## oak
Design pipelined_4stage, start of the top module:
module pipelined_4stage(clk, rst, imem_addr, imem_data, aluout);
For scale: roughly 6,000 cells after synthesis, ~76 I/O pins.
==> flow/config.mk <==
export PLATFORM = sky130hd
export DESIGN_NAME = pipelined_4stage
export DESIGN_NICKNAME = pipelined_4stage
export VERILOG_FILES = /design/flow/design.v
export SDC_FILE = /design/flow/constraint.sdc
export NUM_CORES = 4
export LEC_CHECK = 0
export ABC_AREA = 0
export CAP_MARGIN = 20
export CELL_PAD_IN_SITES_DETAIL_PLACEMENT = 0
export CORE_ASPECT_RATIO = 1.44
export CORE_MARGIN = 2
export CORE_UTILIZATION = 70
export CTS_CLUSTER_SIZE = 14
export GPL_ROUTABILITY_DRIVEN = 1
export GPL_TIMING_DRIVEN = 1
export MAX_ROUTING_LAYER = met4
export PLACE_DENSITY_LB_ADDON = 0.03
export SETUP_SLACK_MARGIN = 1.8
export SLEW_MARGIN = 10
export TNS_END_PERCENT = 100
==> flow/constraint.sdc <==
create_clock -name core_clock -period 6.2 [get_ports {clk}]
set_input_delay 1.2400 -clock core_clock [delete_from_list [all_inputs] [get_ports {clk}]]
set_output_delay 1.2400 -clock core_clock [all_outputs]
set_load 0.01 [all_outputs]
run.sh (not shown) runs the stock make flow with config.mk's settings and CLKGATE_MAP_FILE=.
No crash in oak: every stage finished, but the layout fails its final checks due to setup timing.
#### Input delta (pine over oak)
Settings: SETUP_SLACK_MARGIN removed (was 1.8); PLACE_DENSITY_LB_ADDON changed from 0.03 to 0.23; CTS_CLUSTER_SIZE removed (was 14); CELL_PAD_IN_SITES_DETAIL_PLACEMENT removed (was 0); GPL_TIMING_DRIVEN removed (was 1); TNS_END_PERCENT removed (was 100); ABC_AREA removed (was 0); GPL_ROUTABILITY_DRIVEN removed (was 1); CORE_ASPECT_RATIO removed (was 1.44); CORE_UTILIZATION changed from 70 to 40; SLEW_MARGIN changed from 10 to 15; the clock period (ns, I/O delays scaled along) changed from 6.2 to 8.0.
Notes after the runs:
Having completed the whole flow, pine delivered a layout that passed the timing, DRC and antenna checks. Relative to oak, all-layer global routing usage has decreased by 22 points in pine. Total number of vias on pine is ahead of oak. Worst hold slack sits lower in pine than in oak. In the metrics for oak and pine, the one carrying the lower antenna diode count is pine. oak has a lower clock share of power than pine.

---

try-tundra:
Starting RTL as in the previous note.
Settings: LEC_CHECK=0, CAP_MARGIN=20, CORE_MARGIN=2, CORE_UTILIZATION=54, SLEW_MARGIN=20; clock period 7.79 ns.
--- input diff try-tundra..try-garnet ---
# try-tundra
export LEC_CHECK = 0
export CAP_MARGIN = 20
export CORE_MARGIN = 2
export CORE_UTILIZATION = 54
export SLEW_MARGIN = 20
create_clock -name core_clock -period 7.79 [get_ports {clk}]
# try-garnet
export LEC_CHECK = 0
export ABC_AREA = 1
export CAP_MARGIN = 0
export CORE_MARGIN = 2
export CORE_UTILIZATION = 72
export CTS_CLUSTER_DIAMETER = 396
export CTS_CLUSTER_SIZE = 14
export HOLD_SLACK_MARGIN = -0.09
export PLACE_DENSITY_LB_ADDON = 0.04
export SETUP_SLACK_MARGIN = 0.72
export SLEW_MARGIN = 40
export TNS_END_PERCENT = 5
create_clock -name core_clock -period 2.66 [get_ports {clk}]
- Among try-garnet and try-tundra, the run that stopped before the end is try-garnet, and it is the only one.
- What ended try-garnet was a tool error in 5_1_grt; the run never finished.
- try-garnet vs try-tundra, mean instance size in the synthesized netlist went down by 34%.
- Compared with try-tundra, in try-garnet area fraction in mux cells decreased by 20 points relative to the old numbers; cell area after technology mapping moved up; synthesized instance count increased by 3,429 relative to the old numbers; half-perimeter wire length after placement saw an increase.
- In the metrics for try-garnet and try-tundra, the one carrying the higher setup slack after placement is try-tundra.
- Looking at post-CTS setup buffer count, try-garnet sits 32 above try-tundra.
- multiplexers as the dominant kind of combinational cell was reported by try-tundra, and simple AND/OR/NAND/NOR gates by try-garnet.
- The chip area in try-garnet sits 0.032 mm2 below the value recorded for try-tundra.
Setup changes, try-garnet to try-indigo
# try-garnet
export LEC_CHECK = 0
export ABC_AREA = 1
export CAP_MARGIN = 0
export CORE_MARGIN = 2
export CORE_UTILIZATION = 72
export CTS_CLUSTER_DIAMETER = 396
export CTS_CLUSTER_SIZE = 14
export HOLD_SLACK_MARGIN = -0.09
export PLACE_DENSITY_LB_ADDON = 0.04
export SETUP_SLACK_MARGIN = 0.72
export SLEW_MARGIN = 40
export TNS_END_PERCENT = 5
create_clock -name core_clock -period 2.66 [get_ports {clk}]
# try-indigo
export LEC_CHECK = 0
export CAP_MARGIN = 15
export CORE_MARGIN = 2
export CORE_UTILIZATION = 70
export PLACE_DENSITY_LB_ADDON = 0.0
export SETUP_SLACK_MARGIN = 1.78
export SLEW_MARGIN = 20
create_clock -name core_clock -period 6.54 [get_ports {clk}]
Findings:
- try-garnet -> try-indigo: chip footprint flat
- As of try-indigo, placed cell count had fallen by more than a quarter compared to try-garnet.
- try-indigo finished all stages; layout check result: FAIL, due to negative setup slack.
- On try-indigo: aoi/oai-family share of the synthesized area is 13 points lower than what try-garnet gave.
- On area figure in the yosys stat output: try-indigo sits below try-garnet.
- From try-garnet to try-indigo the numbers moved as follows: synthesized area has decreased; number of post-CTS setup repair buffers has increased; placed cell area has decreased.
Power and IR drop assume default switching activity.
